==> 03-07: inputs <==
==> flow/design.v <==
`timescale 1ns / 1ps
module complex_multiplier#(parameter INPUT_DATA_WIDTH = 16)
    (
        input  wire                                    i_clk,
        input  wire                                    i_rst,
        input  wire signed [INPUT_DATA_WIDTH-1:0]      i_real_h,
        input  wire signed [INPUT_DATA_WIDTH-1:0]      i_imag_h,
        input  wire signed [INPUT_DATA_WIDTH-1:0]      i_real_y,
        input  wire signed [INPUT_DATA_WIDTH-1:0]      i_imag_y,
        output reg  signed [INPUT_DATA_WIDTH*2:0]      o_real,
        output reg  signed [INPUT_DATA_WIDTH*2:0]      o_imag
    );
    reg signed [INPUT_DATA_WIDTH*2-1:0] ac;
    reg signed [INPUT_DATA_WIDTH*2-1:0] ad;
    reg signed [INPUT_DATA_WIDTH*2-1:0] cb;
    reg signed [INPUT_DATA_WIDTH*2-1:0] bd;
    always@(posedge i_clk) begin
        if(i_rst)begin
            o_real <= 0;
            o_imag <= 0;
            ac     <= 0;
            ad     <= 0;
            cb     <= 0;
            bd     <= 0;
        end         
        else begin
            ac <= i_real_h * i_real_y;
            ad <= i_real_h * i_imag_y;
            cb <= i_real_y * i_imag_h;
            bd <= i_imag_h * i_imag_y;
            o_real <= ac - bd;
            o_imag <= ad + cb;
        end
    end
endmodule
==> flow/run.sh <==
#!/bin/bash
# the make line also repeats each setting of config.mk as NAME=value (left out here)
make -C /OpenROAD-flow-scripts/flow DESIGN_CONFIG=/design/flow/config.mk WORK_HOME=/design/flow/orfs CLKGATE_MAP_FILE= finish
==> flow/config.mk <==
export PLATFORM = sky130hd
export DESIGN_NAME = complex_multiplier
export DESIGN_NICKNAME = complex_multiplier
export VERILOG_FILES = /design/flow/design.v
export SDC_FILE = /design/flow/constraint.sdc
export NUM_CORES = 4
export LEC_CHECK = 0
export ABC_AREA = 1
export CAP_MARGIN = 20
export CELL_PAD_IN_SITES_DETAIL_PLACEMENT = 0
export CELL_PAD_IN_SITES_GLOBAL_PLACEMENT = 0
export CORE_ASPECT_RATIO = 1.03
export CORE_MARGIN = 8
export CORE_UTILIZATION = 15
export CTS_CLUSTER_SIZE = 54
export GPL_ROUTABILITY_DRIVEN = 0
export GPL_TIMING_DRIVEN = 0
export HOLD_SLACK_MARGIN = 0.03
export MIN_ROUTING_LAYER = met2
export PLACE_DENSITY_LB_ADDON = 0.11
export SETUP_SLACK_MARGIN = 0.67
export SLEW_MARGIN = 10
==> flow/constraint.sdc <==
create_clock -name core_clock -period 8.57 [get_ports {i_clk}]
set_input_delay 1.7140 -clock core_clock [delete_from_list [all_inputs] [get_ports {i_clk}]]
set_output_delay 1.7140 -clock core_clock [all_outputs]
set_load 0.01 [all_outputs]
==> inputs of 06-12, as changes to 03-07 <==
==> flow/config.mk (replaced) <==
export PLATFORM = sky130hd
export DESIGN_NAME = complex_multiplier
export DESIGN_NICKNAME = complex_multiplier
export VERILOG_FILES = /design/flow/design.v
export SDC_FILE = /design/flow/constraint.sdc
export NUM_CORES = 4
export LEC_CHECK = 0
export CAP_MARGIN = 20
export CORE_MARGIN = 10
export CORE_UTILIZATION = 61
export CTS_CLUSTER_DIAMETER = 336
export CTS_CLUSTER_SIZE = 100
export SLEW_MARGIN = 20
export TNS_END_PERCENT = 5
==> flow/constraint.sdc (replaced) <==
create_clock -name core_clock -period 10.0 [get_ports {i_clk}]
set_input_delay 2.0000 -clock core_clock [delete_from_list [all_inputs] [get_ports {i_clk}]]
set_output_delay 2.0000 -clock core_clock [all_outputs]
set_load 0.01 [all_outputs]
==> inputs of 07-25, as changes to 03-07 <==
==> flow/config.mk (replaced) <==
export PLATFORM = sky130hd
export DESIGN_NAME = complex_multiplier
export DESIGN_NICKNAME = complex_multiplier
export VERILOG_FILES = /design/flow/design.v
export SDC_FILE = /design/flow/constraint.sdc
export NUM_CORES = 4
export LEC_CHECK = 0
export CAP_MARGIN = 20
export CELL_PAD_IN_SITES_GLOBAL_PLACEMENT = 0
export CORE_MARGIN = 2
export CORE_UTILIZATION = 72
export CTS_CLUSTER_DIAMETER = 349
export CTS_CLUSTER_SIZE = 39
export PLACE_DENSITY = 0.64
export SETUP_SLACK_MARGIN = 1.14
export SLEW_MARGIN = 5
==> flow/constraint.sdc (replaced) <==
create_clock -name core_clock -period 4.08 [get_ports {i_clk}]
set_input_delay 0.8160 -clock core_clock [delete_from_list [all_inputs] [get_ports {i_clk}]]
set_output_delay 0.8160 -clock core_clock [all_outputs]
set_load 0.01 [all_outputs]
==> comparison table <==
Result of the run: 03-07 timing/DRC/antenna clean; 06-12 timing/DRC/antenna clean; 07-25 aborted with a tool error
Stage where the flow stopped: 03-07 -; 06-12 -; 07-25 5_1_grt
Critical path's slowest cell: 03-07 clkdlybuf4s50_1; 06-12 clkdlybuf4s50_1; 07-25 -
Inserted Clock Buffers: 03-07 25; 06-12 17; 07-25 17
Area share of the leading cell type in the synthesized netlist: 03-07 40.2%; 06-12 44.6%; 07-25 44.6%
Final worst path period share: 03-07 90.4%; 06-12 88.4%; 07-25 -
Die Width: 03-07 598 µm; 06-12 298 µm; 07-25 260 µm
Area growth syn-to-layout: 03-07 17.6%; 06-12 7.17%; 07-25 -
Total setup violations reported at the end of the flow: 03-07 0; 06-12 0; 07-25 -
Latest clock arrival within the worst-skew pair: 03-07 0.58 ns; 06-12 0.50 ns; 07-25 -
Post-CTS setup repair buffer count: 03-07 0; 06-12 0; 07-25 184
Setup clock skew after layout: 03-07 0.0512 ns; 06-12 0.0170 ns; 07-25 -
Sum of met2 wire segment lengths after detailed routing: 03-07 127000 µm; 06-12 57400 µm; 07-25 -
Routed wire per std cell: 03-07 21.4 µm; 06-12 19.6 µm; 07-25 -
Accumulated negative setup slack: 03-07 0 ns; 06-12 0 ns; 07-25 -
